==> flow/design.v <==
module MUX(input [31:0] DMAport, output reg [24:0] out0, out1, out2, out3, out4, out5);
	always @ (*) begin
		out0 = 25'b0;
		out1 = 25'b0;
		out2 = 25'b0;
		out3 = 25'b0;
		out4 = 25'b0;
		out5 = 25'b0;
		case(DMAport[2:0])
			3'b000: out0 = DMAport[31:7];
			3'b001: out1 = DMAport[31:7];
			3'b010: out2 = DMAport[31:7];
			3'b011: out3 = DMAport[31:7];
			3'b100: out4 = DMAport[31:7];
			3'b101: out5 = DMAport[31:7];
			default:;
		endcase
	end
endmodule
module Register(input clk, input rst, input enable, input [23:0] datain, output reg [23:0] dataout);
	always @ (posedge clk or posedge rst) begin
		if (rst)
			dataout <= 24'b0;
		else if(enable)
			dataout <= datain;
	end
endmodule
module Wallace_BaughWooley (
    input  signed [7:0] a,
    input  signed [7:0] b,
    output signed [15:0] prod
);
    assign prod = a * b;
endmodule
module ConvEngine (
    input         clk,
    input         rst,
    input  [31:0] DMAport,        
    input         acc_enable,     
    input         acc_clear,      
    output [31:0] result          
);
    wire [24:0] mux_out0, mux_out1, mux_out2, mux_out3, mux_out4, mux_out5;
    MUX demux (
        .DMAport(DMAport),
        .out0(mux_out0),
        .out1(mux_out1),
        .out2(mux_out2),
        .out3(mux_out3),
        .out4(mux_out4),
        .out5(mux_out5)
    );
    wire [23:0] reg_data [5:0];
    Register reg0 (
        .clk(clk),
        .rst(rst),
        .enable(mux_out0[0]),
        .datain(mux_out0[24:1]),
        .dataout(reg_data[0])
    );
    Register reg1 (
        .clk(clk),
        .rst(rst),
        .enable(mux_out1[0]),
        .datain(mux_out1[24:1]),
        .dataout(reg_data[1])
    );
    Register reg2 (
        .clk(clk),
        .rst(rst),
        .enable(mux_out2[0]),
        .datain(mux_out2[24:1]),
        .dataout(reg_data[2])
    );
    Register reg3 (
        .clk(clk),
        .rst(rst),
        .enable(mux_out3[0]),
        .datain(mux_out3[24:1]),
        .dataout(reg_data[3])
    );
    Register reg4 (
        .clk(clk),
        .rst(rst),
        .enable(mux_out4[0]),
        .datain(mux_out4[24:1]),
        .dataout(reg_data[4])
    );
    Register reg5 (
        .clk(clk),
        .rst(rst),
        .enable(mux_out5[0]),
        .datain(mux_out5[24:1]),
        .dataout(reg_data[5])
    );
    wire signed [7:0] pixel [8:0];
    wire signed [7:0] kernel [8:0];
    assign pixel[0] = reg_data[0][23:16];
    assign pixel[1] = reg_data[0][15:8];
    assign pixel[2] = reg_data[0][7:0];
    assign pixel[3] = reg_data[1][23:16];
    assign pixel[4] = reg_data[1][15:8];
    assign pixel[5] = reg_data[1][7:0];
    assign pixel[6] = reg_data[2][23:16];
    assign pixel[7] = reg_data[2][15:8];
    assign pixel[8] = reg_data[2][7:0];
    assign kernel[0] = reg_data[3][23:16];
    assign kernel[1] = reg_data[3][15:8];
    assign kernel[2] = reg_data[3][7:0];
    assign kernel[3] = reg_data[4][23:16];
    assign kernel[4] = reg_data[4][15:8];
    assign kernel[5] = reg_data[4][7:0];
    assign kernel[6] = reg_data[5][23:16];
    assign kernel[7] = reg_data[5][15:8];
    assign kernel[8] = reg_data[5][7:0];
    wire signed [15:0] prod [8:0];
    Wallace_BaughWooley mult0 (.a(pixel[0]), .b(kernel[0]), .prod(prod[0]));
    Wallace_BaughWooley mult1 (.a(pixel[1]), .b(kernel[1]), .prod(prod[1]));
    Wallace_BaughWooley mult2 (.a(pixel[2]), .b(kernel[2]), .prod(prod[2]));
    Wallace_BaughWooley mult3 (.a(pixel[3]), .b(kernel[3]), .prod(prod[3]));
    Wallace_BaughWooley mult4 (.a(pixel[4]), .b(kernel[4]), .prod(prod[4]));
    Wallace_BaughWooley mult5 (.a(pixel[5]), .b(kernel[5]), .prod(prod[5]));
    Wallace_BaughWooley mult6 (.a(pixel[6]), .b(kernel[6]), .prod(prod[6]));
    Wallace_BaughWooley mult7 (.a(pixel[7]), .b(kernel[7]), .prod(prod[7]));
    Wallace_BaughWooley mult8 (.a(pixel[8]), .b(kernel[8]), .prod(prod[8]));
    wire signed [31:0] prod_ext [8:0];
    assign prod_ext[0] = {{16{prod[0][15]}}, prod[0]};
    assign prod_ext[1] = {{16{prod[1][15]}}, prod[1]};
    assign prod_ext[2] = {{16{prod[2][15]}}, prod[2]};
    assign prod_ext[3] = {{16{prod[3][15]}}, prod[3]};
    assign prod_ext[4] = {{16{prod[4][15]}}, prod[4]};
    assign prod_ext[5] = {{16{prod[5][15]}}, prod[5]};
    assign prod_ext[6] = {{16{prod[6][15]}}, prod[6]};
    assign prod_ext[7] = {{16{prod[7][15]}}, prod[7]};
    assign prod_ext[8] = {{16{prod[8][15]}}, prod[8]};
    wire signed [31:0] sum_products;
    assign sum_products = prod_ext[0] + prod_ext[1] + prod_ext[2] +
                          prod_ext[3] + prod_ext[4] + prod_ext[5] +
                          prod_ext[6] + prod_ext[7] + prod_ext[8];
    reg signed [31:0] accumulator;
    always @(posedge clk or posedge rst) begin
        if (rst) begin
            accumulator <= 32'b0;
        end else if (acc_clear) begin
            accumulator <= 32'b0;
        end else if (acc_enable) begin
            accumulator <= accumulator + sum_products;
        end
    end
    assign result = accumulator;
endmodule
make LEC_CHECK=0 ABC_AREA=0 CAP_MARGIN=25 CORE_MARGIN=2 CORE_UTILIZATION=65 CTS_CLUSTER_DIAMETER=367 CTS_CLUSTER_SIZE=100 PLACE_DENSITY=0.36 SLEW_MARGIN=20 TNS_END_PERCENT=25 finish   # period 10.0 ns
run.sh (not shown) runs the stock make flow with config.mk's settings and CLKGATE_MAP_FILE=.
Change:
Settings changed: ABC_AREA 0 to default, CAP_MARGIN 25 to 35, CELL_PAD_IN_SITES_GLOBAL_PLACEMENT from default to 3, CORE_UTILIZATION 65 to 72, CTS_CLUSTER_DIAMETER 367 to 204, CTS_CLUSTER_SIZE 100 to default, GPL_TIMING_DRIVEN from default to 1, PLACE_DENSITY 0.36 to default, PLACE_DENSITY_LB_ADDON from default to 0.26, SETUP_SLACK_MARGIN from default to 2.63, TNS_END_PERCENT 25 to 80.
=> The new run ended with an error in global placement without I/O (3_1_place_gp_skip_io), error FLW-0024. Synthesized cell count does not change. Die size came out lower by 9.6%. Area after synthesis stays the same.
Change:
Settings changed: CELL_PAD_IN_SITES_DETAIL_PLACEMENT from default to 2, CELL_PAD_IN_SITES_GLOBAL_PLACEMENT 3 to 1, CORE_MARGIN 2 to 5, MIN_ROUTING_LAYER from default to met2, TNS_END_PERCENT 80 to 75.
=>
- This time the run failed in detailed placement (3_5_place_dp)
- die area is higher by 5.4%
- synthesized cell count stays the same
- synthesized area does not change
